run A:
==> flow/design.v (excerpt) <==
module microprocessor(clk, rst, outputPorts, inputPorts, imem_addr, imem_data, dmem_addr, dmem_we, dmem_wdata, dmem_rdata);
Size in the first run: about 4700 cells after synthesis, about 1300 flip-flops, ~130 I/O pins, about 64000 sq um of cells after synthesis.
make LEC_CHECK=0 CAP_MARGIN=0 CELL_PAD_IN_SITES_DETAIL_PLACEMENT=0 CORE_ASPECT_RATIO=0.96 CORE_MARGIN=2 CORE_UTILIZATION=71 CTS_CLUSTER_DIAMETER=270 CTS_CLUSTER_SIZE=15 GPL_ROUTABILITY_DRIVEN=1 MIN_ROUTING_LAYER=met1 SETUP_SLACK_MARGIN=-0.16 SLEW_MARGIN=20 TNS_END_PERCENT=75 finish   # period 3.24 ns
run.sh (not shown) runs the stock make flow with config.mk's settings and CLKGATE_MAP_FILE=.
[run A] flow finished | final checks: failed | reasons: negative setup slack
Input changes introduced in run B (baseline for comparison: run A):
- a deleted TNS_END_PERCENT that had been 75
- a deleted CELL_PAD_IN_SITES_DETAIL_PLACEMENT that had been 0
- an added HOLD_SLACK_MARGIN of 0.29
- a deleted GPL_ROUTABILITY_DRIVEN that had been 1
- a change of CORE_UTILIZATION from 71 to 70
- a deleted CORE_ASPECT_RATIO that had been 0.96
- an added PLACE_DENSITY_LB_ADDON of 0.27
- a change of CAP_MARGIN from 0 to 20
- a change of CTS_CLUSTER_SIZE from 15 to 58
- an added ABC_AREA of 1
- a deleted MIN_ROUTING_LAYER that had been met1
- a deleted CTS_CLUSTER_DIAMETER that had been 270
- a deleted SETUP_SLACK_MARGIN that had been -0.16
- a change of the clock period (ns, I/O delays scaled along) from 3.24 to 2.79
==> comparison <==
Adder-cell share of the synthesized area: run B vs run A — no meaningful difference. Run B: tightest hold margin 0.13 ns below run A. The lower power after layout of run B and run A is in run A. Diff run A -> run B | transition time at the pin with the least slew margin | increase of 0.12 ns. [compare] base=run A new=run B: number of iterations in the first detailed-routing pass rose by 6, fraction of area in registers fell by 4.3 points. [run B] utilization rose 3.4 points relative to run A. [run B vs run A] wire length of the first global-routing pass: higher in run B. Taking run A as the reference point, the combinational logic power of run B rises by 60%. Summary: with run A as the reference, chip height in run B moved up by a few percent. What the final checks of run B revealed, after a flow that finished every stage, was a layout that fails on negative setup slack.
Relative to run B, the following input files were edited for run C:
- setting CTS_CLUSTER_DIAMETER to 394 for the first time
- setting SETUP_SLACK_MARGIN to 0.67 for the first time
- setting MAX_ROUTING_LAYER to met4 for the first time
- setting CORE_ASPECT_RATIO to 1.26 for the first time
- removing PLACE_DENSITY_LB_ADDON (formerly 0.27)
- setting TNS_END_PERCENT to 5 for the first time
- changing CTS_CLUSTER_SIZE from 58 to 10
- changing CORE_UTILIZATION from 70 to 72
- changing CAP_MARGIN from 20 to 40
- changing the clock period (ns, I/O delays scaled along) from 2.79 to 2.42
### Flow results
The flow ran to completion for all of run C and run B but run C, which stopped partway. Run C against run B: cell row count moved up; die area moved down; detailed placement HPWL moved up.
The inputs of run D differ from those of run C as listed below.
- CORE_ASPECT_RATIO no longer set, was 1.26
- TNS_END_PERCENT no longer set, was 5
- HOLD_SLACK_MARGIN no longer set, was 0.29
- MAX_ROUTING_LAYER no longer set, was met4
- CAP_MARGIN now 20, was 40
- CORE_UTILIZATION now 40, was 72
- CTS_CLUSTER_SIZE no longer set, was 10
- SETUP_SLACK_MARGIN no longer set, was 0.67
- CTS_CLUSTER_DIAMETER no longer set, was 394
- ABC_AREA no longer set, was 1
- the clock period (ns, I/O delays scaled along) now 4.57, was 2.42
==> results <==
- Run D reached the final stage; the timing, design-rule and antenna checks on its layout passed.
- Run D against run C: post-synthesis cell type count moved up; synthesized area shows a reduction of about 3%; compound-cell area share of the yosys netlist saw a decrease.
- I/O pin total: run C vs run D identical
- Run D against run C: number of buffers added for setup after CTS now sits lower; HPWL reported at the end of detailed placement now sits lower.
- | number of hold-repair buffers added at the cts stage | lower: run D |
- Gate count of the mapped netlist: run D < run C
- Against run C as the reference, run D delivers a lower chip area estimate from yosys synthesis.
- Of run D and run C, the lower weighted congestion reported at the end of routability-driven placement belongs to run D.
- Between run D and run C, the die boundary height is lower for run C.
The following lists how run E was set up differently from run D:
- CORE_UTILIZATION changed from 40 to 65
- the clock period (ns, I/O delays scaled along) changed from 4.57 to 2.61
==> results <==
- Layout checks on run E: not met. Flow itself completed; violations: negative setup slack.
- Run E vs run D, fraction of power consumed by the clock network went down by 2.2 points.
- Re number of I/O port buffers: no difference whatsoever between run E and run D.
- In run E the first-pass detailed-route iteration total turned out 3 higher than in run D.
- Run D was routed with fewer vias than run E.
- The lower number of placed cells counting well taps of run D and run E is in run E.
- Number of core rows came out lower on run E than on run D.
## Diff of input files: run F against run E
- an added ABC_AREA of 0
- an added PLACE_DENSITY_LB_ADDON of 0.0
- an added SETUP_SLACK_MARGIN of 0.84
- an added CTS_CLUSTER_SIZE of 56
- a change of CORE_UTILIZATION from 65 to 70
- a change of the clock period (ns, I/O delays scaled along) from 2.61 to 2.87
Findings:
- Run F got as far as global routing (5_1_grt), where a tool error ended the run.
- Re count of instantiated cells in the yosys netlist: no difference whatsoever between run F and run E.
- Number of distinct library cells after synthesis delta (run F -> run E): insignificant
- Summary of run F over run E: placement-stage worst setup slack shows an increase of 0.25 ns; cell area after placement shows a reduction of about 1%.
- Re synthesized net count: no difference whatsoever between run E and run F.
- Going from run E to run F, chip width shrinks by 3.6%.
- Die span in y in run F is about 3.6% lower than in run E
Power and IR drop assume default switching activity.
